== v31 ==
## axi_s_to_fifos
module axi_s_to_fifos #(
    parameter integer FIFO_DEPTH = 32,
    parameter integer C_DATA_WIDTH = 32
)(
    input  logic                     clk,
    input  logic                     nrst,
    input  logic [31:0]  awaddr,
    input  logic [3:0]               awprot,
    input  logic                     awvalid,
    output logic                     awready,
    input  logic [C_DATA_WIDTH-1:0]  wdata,
    input  logic [C_DATA_WIDTH/8-1:0] wstrb,
    input  logic                     wvalid,
    output logic                     wready,
    output logic [1:0]               bresp,
    output logic                     bvalid,
    input  logic                     bready,
    input  logic [31:0]  araddr,
    input  logic [3:0]               arprot,
    input  logic                     arvalid,
    output logic                     arready,
    output logic [C_DATA_WIDTH-1:0]  rdata,
    output logic [1:0]               rresp,
    output logic                     rvalid,
    input  logic                     rready,
    input logic [C_DATA_WIDTH-1:0]  fifo_wdata,
    output logic                    fifo_full,
    output logic                    fifo_almost_full,
    input logic                     fifo_wena,
    output logic [C_DATA_WIDTH-1:0] fifo_rdata,
    output logic                    fifo_empty,
    output logic                    fifo_almost_empty,
    input logic                     fifo_rena
);
Size: roughly 7300 cells after synthesis, ~2200 flip-flops, roughly 230 I/O pins.
clock: 4.03 ns
lec_check: 0
cap_margin: 35
core_aspect_ratio: 0.71
core_margin: 2
core_utilization: 72
cts_cluster_diameter: 55
cts_cluster_size: 88
hold_slack_margin: 0.29
place_density_lb_addon: 0.04
setup_slack_margin: 1.15
slew_margin: 20
tns_end_percent: 65
run.sh (not shown) runs the stock make flow with config.mk's settings and CLKGATE_MAP_FILE=.
The layout from v31, despite a flow that completed every stage, fails the layout checks, with the failing checks listed as setup timing.
Setup changes, v31 to v38
- removing CTS_CLUSTER_SIZE (formerly 88)
- changing CAP_MARGIN from 35 to 20
- removing TNS_END_PERCENT (formerly 65)
- removing CTS_CLUSTER_DIAMETER (formerly 55)
- removing SETUP_SLACK_MARGIN (formerly 1.15)
- removing PLACE_DENSITY_LB_ADDON (formerly 0.04)
- removing CORE_ASPECT_RATIO (formerly 0.71)
- changing CORE_UTILIZATION from 72 to 40
- removing HOLD_SLACK_MARGIN (formerly 0.29)
- changing the clock period (ns, I/O delays scaled along) from 4.03 to 7.26
Results
No crash in v31: every stage finished, but the layout fails its final checks due to setup timing.
v38 went all the way through the flow, and no timing, DRC or antenna check failed.
Compared to v31, the router laid down less metal wire for v38.
Final hold slack was lower in v38 than in v31.
Power delta (v38 − v31): favourable
Total track usage delta for v38 relative to v31: 23 points lower
v38: fraction of area in clock buffers and inverters 2.7 points above v31
Internal power of the cells: v38 better than v31
Measured against each other, v31 and v38 differ in required time of the worst setup path, the higher figure coming from v38.
v31 reports its launching element of the worst setup path as read_index_fifo[0] while v38 reports read_index_fifo[4].
The inputs of v49 differ from those of v38 as listed below.
- CORE_UTILIZATION: 40 -> 46
Results
- Cmp v38 and v49 / global-route usage / lower: v38
- The cell count number comes out lower for v49 vs v38.
- v49 went all the way through synthesis, placement and routing and the layout is clean on timing, DRC and antenna.
- v38 completed every stage of the flow, and the final layout passed the timing, DRC and antenna checks.
- Comparing v38 and v49, the higher area growth from synthesis to final layout was measured on v38.
- In the tables for v38 and v49, met3 wire length reads higher with v38.
- As far as number of synthesized flops with an enable pin goes, v38 and v49 are indistinguishable; the numbers are identical.
For v4, these inputs were changed with respect to v49:
- HOLD_SLACK_MARGIN now 0.14, previously not set
- ABC_AREA now 1, previously not set
- CTS_CLUSTER_SIZE now 28, previously not set
- CORE_UTILIZATION now 53, was 46
- CORE_ASPECT_RATIO now 1.33, previously not set
- the clock period (ns, I/O delays scaled along) now 8.0, was 7.26
==> results <==
Re utilization: v49 and v4 aren't equal, and the lower value belongs to v49. Post-route setup TNS: v49 vs v4 identical. Against v49, placed wire-length estimate after detailed placement in v4 fell by a few percent. Of v49 and v4, the run reporting the higher clock share of power was v49. v49 -> v4: detailed-route wire length decreased by a few percent. Relative area of non-clock buffer cells in the final design for v4: 0.40 points down relative to v49.
Here is what was changed in the inputs of v30 compared with v4.
- removing ABC_AREA (formerly 1)
- changing CTS_CLUSTER_SIZE from 28 to 14
- removing CORE_ASPECT_RATIO (formerly 1.33)
- changing CORE_UTILIZATION from 53 to 72
- removing HOLD_SLACK_MARGIN (formerly 0.14)
- changing the clock period (ns, I/O delays scaled along) from 8.0 to 4.03
Findings:
The flow did not stop early for v4: all stages ran, and the layout cleared the timing, DRC and antenna checks.
In v30 the implementation ran to completion but is not tape-out ready, as the final checks report setup timing.
End-of-flow core utilization: v30 vs v4 up 26 points
Per the comparison of v30 with v4, routing usage on met3 went up; post-synthesis cell area saw a decrease; total detailed-routing wirelength rose about 2.3%; placeable core area fell by about 30%.
v30 vs v4: cell count in the Yosys report down by more than a quarter
v4 vs v30, dominant kind of combinational cell: simple AND/OR/NAND/NOR gates vs multiplexers
Comparing detailed-route wire length on metal 1 for v30 and v4, the smaller number came from v30.
Delta (v30 minus v4): proportion of total power due to net switching decreased by 6.0 points relative to the old numbers; wire length of the first global-routing pass went down by 2.3%.

========
Starting RTL as in the previous note.
Settings: LEC_CHECK=0, ABC_AREA=1, CAP_MARGIN=20, CORE_ASPECT_RATIO=1.33, CORE_MARGIN=2, CORE_UTILIZATION=53, CTS_CLUSTER_SIZE=25, SLEW_MARGIN=20; clock period 8.0 ns.
The starting point passed the timing, DRC and antenna checks.
Change:
- ABC_AREA: 1 -> unset
- CORE_ASPECT_RATIO: 1.33 -> unset
- CORE_UTILIZATION: 53 -> 40
- CTS_CLUSTER_SIZE: 25 -> unset
Result: Clock-buffer cell count goes up by 5. Wire length goes up by 5.2%. Sequential share of layout area goes down by 0.23 points. Non-clock buffer count goes up by 48. Via count goes down by about 20%. Setup slack improved by 0.20 ns. Maximum frequency goes up by about 2.7%.
Change:
- CORE_UTILIZATION: 40 -> 71
- MAX_ROUTING_LAYER: unset -> met4
- clock period: 8.0 -> 6.4 ns (I/O delays scaled with it)
The changed run finished but fails on setup timing.
Die area fell by about 43%.
Non-clock buffer count rises by 1.
Core utilization went up by 34 points.
Change:
- CELL_PAD_IN_SITES_GLOBAL_PLACEMENT: unset -> 0
- CORE_UTILIZATION: 71 -> 61
- MAX_ROUTING_LAYER: met4 -> unset
- PLACE_DENSITY_LB_ADDON: unset -> 0.0
- clock period: 6.4 -> 4.12 ns (I/O delays scaled with it)
The new run finished with setup timing left; routed wire length rises by a few percent; synthesized area is unchanged; worst hold slack is better by 0.063 ns; via count rises slightly; final cell count rises by a little under a tenth; final area rises by a few percent; setup slack is worse by 0.24 ns; core utilization falls by 7.1 points; first-iteration DRC count falls by roughly a tenth; die area rises by about a fifth.

========
Starting RTL as in the previous note.
make LEC_CHECK=0 ABC_AREA=1 CAP_MARGIN=40 CELL_PAD_IN_SITES_DETAIL_PLACEMENT=1 CORE_MARGIN=4 CORE_UTILIZATION=40 CTS_CLUSTER_DIAMETER=354 GPL_ROUTABILITY_DRIVEN=1 SLEW_MARGIN=20 finish   # period 6.92 ns
Change:
ABC_AREA = unset   (was 1)
CAP_MARGIN = 20   (was 40)
CELL_PAD_IN_SITES_DETAIL_PLACEMENT = unset   (was 1)
CORE_MARGIN = 2   (was 4)
CORE_UTILIZATION = 66   (was 40)
CTS_CLUSTER_DIAMETER = unset   (was 354)
GPL_ROUTABILITY_DRIVEN = unset   (was 1)
clock period = 4.03 ns   (was 6.92 ns; I/O delays follow)
With this change the flow ran to the end with violations: negative setup slack; clock power came out higher by 60%; via count fell by 21%; sequential share of layout area came out lower by 0.19 points; core utilization climbs by 33 points; setup slack got worse by 1.0 ns.
Change:
CAP_MARGIN = 15   (was 20)
CELL_PAD_IN_SITES_GLOBAL_PLACEMENT = 0   (was unset)
CORE_ASPECT_RATIO = 0.72   (was unset)
CORE_UTILIZATION = 72   (was 66)
CTS_CLUSTER_DIAMETER = 344   (was unset)
CTS_CLUSTER_SIZE = 15   (was unset)
PLACE_DENSITY_LB_ADDON = 0.04   (was unset)
SETUP_SLACK_MARGIN = 0.48   (was unset)
TNS_END_PERCENT = 75   (was unset)
=>
- The new run finished but failed the layout checks on negative setup slack
- power drops by about 7%
- register-to-register slack got worse by 0.05 ns
- fmax drops by about 1%
- global-route usage climbs by 5.2 points
- combinational power climbs by about 8%
- routed wire length climbs by 2.8%
- non-clock buffer count climbs by 30
- clock skew hardly moves
Change:
CAP_MARGIN = 35   (was 15)
CELL_PAD_IN_SITES_GLOBAL_PLACEMENT = unset   (was 0)
CORE_ASPECT_RATIO = 0.71   (was 0.72)
CTS_CLUSTER_DIAMETER = unset   (was 344)
CTS_CLUSTER_SIZE = 88   (was 15)
SETUP_SLACK_MARGIN = 1.15   (was 0.48)
TNS_END_PERCENT = 65   (was 75)
Outcome:
- The new run reached the layout checks and failed them: negative setup slack
- setup slack loses 0.0054 ns
- core utilization goes up by 2.9 points
- combinational power hardly moves
- via count goes up by 2.6%
- power goes up by 6.7%
Change:
CAP_MARGIN = 20   (was 35)
CORE_ASPECT_RATIO = unset   (was 0.71)
CORE_UTILIZATION = 40   (was 72)
CTS_CLUSTER_SIZE = unset   (was 88)
PLACE_DENSITY_LB_ADDON = unset   (was 0.04)
SETUP_SLACK_MARGIN = 0.94   (was 1.15)
TNS_END_PERCENT = unset   (was 65)
clock period = 7.26 ns   (was 4.03 ns; I/O delays follow)
This time the run finished clean; global-route usage fell by 24 points; sequential share of layout area rose by 2.2 points; clock skew rose by 0.069 ns; worst setup slack gets better by 1.2 ns; die area rose by well over a third; worst hold slack gets worse by 0.082 ns; power fell by well over a third.
Change:
CELL_PAD_IN_SITES_GLOBAL_PLACEMENT = 0   (was unset)
CORE_UTILIZATION = 72   (was 40)
PLACE_DENSITY = 0.65   (was unset)
SETUP_SLACK_MARGIN = 0.76   (was 0.94)
clock period = 4.03 ns   (was 7.26 ns; I/O delays follow)
Result:
- The new run finished but failed the layout checks on negative setup slack
- final area climbs by 2.4%
- power climbs by 83%
- clock power climbs by 73%
- non-clock buffer count climbs by 331
- sequential share of layout area drops by 1.1 points
Power and IR drop assume default switching activity.
